==> flow/design.v (excerpt) <==
module SP_wocg(
	clk,
	rst_n,
	in_valid,
	in_data,
	in_mode,
	out_valid,
	out_data
);
input clk, rst_n, in_valid;
input [2:0] in_mode;
input [8:0] in_data;
output reg out_valid;
output reg [8:0] out_data;
genvar idx;
integer i;
localparam IDLE = 4'b0000;
localparam INV  = 4'b0001;
localparam MUL  = 4'b0010;
localparam SORT = 4'b0100;
localparam SUM  = 4'b1000;
reg [3:0] cur_state,next_state;
reg [4:0] cnt;
reg [2:0] cnt_data;
reg [8:0] data_temp;
reg [10:0] data_sum [0:5]; 
reg [2:0] mode_r;
wire idle_state = cur_state == IDLE;
wire inv_in_valid  = cur_state[0] && cnt < 6;
wire mul_in_valid  = cur_state[1] && cnt < 6;
wire sort_in_valid = cur_state[2] && cnt < 6;
wire sum_in_valid  = cur_state[3] && cnt < 6;
wire inv_out_valid,mul_out_valid,sort_out_valid;
wire [8:0] inv_out_data,mul_out_data,sort_out_data;
wire [8:0] sum_mod_out_w;   
wire inv_done  = cur_state[0] && cnt == 'd18;
wire mul_done  = cur_state[1] && cnt == 'd12;
wire sort_done = cur_state[2] && cnt == 'd11;
reg  sum_done ;
wire mode0_cnt_flag = cur_state[3] && mode_r == 'd0 && cnt == 'd5;
always @(posedge clk or negedge rst_n) begin
	if (!rst_n) begin
		cur_state <= IDLE;
	end
	else begin
		cur_state <= next_state;
	end
end
always @(*) begin
	case(cur_state)
  ...
For scale: about 8400 cells after synthesis, ~520 flip-flops, roughly 25 I/O pins, roughly 0.060 sq mm of cells after synthesis.
clock: 2.68 ns
lec_check: 0
abc_area: 1
cap_margin: 20
core_margin: 2
core_utilization: 72
cts_cluster_diameter: 225
cts_cluster_size: 10
place_density_lb_addon: 0.01
setup_slack_margin: 0.8
slew_margin: 20
synth_memory_max_bits: 16384
tns_end_percent: 5
run.sh (not shown) runs the stock make flow with config.mk's settings and CLKGATE_MAP_FILE=.
The first run stopped in 5_1_grt.
Then changed:
ABC_AREA = unset   (was 1)
CORE_UTILIZATION = 70   (was 72)
CTS_CLUSTER_DIAMETER = unset   (was 225)
CTS_CLUSTER_SIZE = unset   (was 10)
PLACE_DENSITY_LB_ADDON = unset   (was 0.01)
SETUP_SLACK_MARGIN = unset   (was 0.8)
TNS_END_PERCENT = unset   (was 5)
clock period = 6.35 ns   (was 2.68 ns; I/O delays follow)
Outcome: The changed run produced a clean layout. Die area goes up by a few percent. Area after synthesis is lower slightly. Synthesized cell count shrinks by about a fifth.
Then changed:
clock period = 6.3 ns   (was 6.35 ns; I/O delays follow)
Result: Die size is unchanged; synthesized area does not change; power grows by about 1.5%; hold slack gets better by 0.011 ns.


Starting RTL as in the previous note.
==> flow/config.mk <==
export PLATFORM = sky130hd
export DESIGN_NAME = SP_wocg
export DESIGN_NICKNAME = SP_wocg
export VERILOG_FILES = /design/flow/design.v
export SDC_FILE = /design/flow/constraint.sdc
export NUM_CORES = 4
export LEC_CHECK = 0
export CAP_MARGIN = 20
export CORE_MARGIN = 2
export CORE_UTILIZATION = 72
export CTS_CLUSTER_DIAMETER = 213
export CTS_CLUSTER_SIZE = 100
export PLACE_DENSITY = 0.37
export SETUP_SLACK_MARGIN = -0.12
export SLEW_MARGIN = 20
export SYNTH_MEMORY_MAX_BITS = 16384
export TNS_END_PERCENT = 10
==> flow/constraint.sdc <==
create_clock -name core_clock -period 4.63 [get_ports {clk}]
set_input_delay 0.9260 -clock core_clock [delete_from_list [all_inputs] [get_ports {clk}]]
set_output_delay 0.9260 -clock core_clock [all_outputs]
set_load 0.01 [all_outputs]
The first run aborted during global routing with GRT-0116.
Edit:
--- a/flow/config.mk
+++ b/flow/config.mk
@@ -10,8 +10,5 @@
 export CORE_UTILIZATION = 72
-export CTS_CLUSTER_DIAMETER = 213
-export CTS_CLUSTER_SIZE = 100
-export PLACE_DENSITY = 0.37
-export SETUP_SLACK_MARGIN = -0.12
+export CTS_CLUSTER_DIAMETER = 33
+export PLACE_DENSITY = 0.95
 export SLEW_MARGIN = 20
 export SYNTH_MEMORY_MAX_BITS = 16384
-export TNS_END_PERCENT = 10
==> flow/constraint.sdc (replaced) <==
create_clock -name core_clock -period 3.22 [get_ports {clk}]
set_input_delay 0.6440 -clock core_clock [delete_from_list [all_inputs] [get_ports {clk}]]
set_output_delay 0.6440 -clock core_clock [all_outputs]
set_load 0.01 [all_outputs]
Effect: The changed run did not get past clock tree synthesis. Die area does not change. Synthesized cell count stays the same. Area after synthesis stays the same.
Edit:
--- a/flow/config.mk
+++ b/flow/config.mk
@@ -9,5 +9,3 @@
 export CORE_MARGIN = 2
-export CORE_UTILIZATION = 72
-export CTS_CLUSTER_DIAMETER = 33
-export PLACE_DENSITY = 0.95
+export CORE_UTILIZATION = 40
 export SLEW_MARGIN = 20
==> flow/constraint.sdc (replaced) <==
create_clock -name core_clock -period 7.58 [get_ports {clk}]
set_input_delay 1.5160 -clock core_clock [delete_from_list [all_inputs] [get_ports {clk}]]
set_output_delay 1.5160 -clock core_clock [all_outputs]
set_load 0.01 [all_outputs]
Outcome: The new run passed the timing, DRC and antenna checks; synthesized cell count stays the same; synthesized area stays the same; die area rose by 79%.
No activity file was given, so power comes from the tool's default toggle rates.
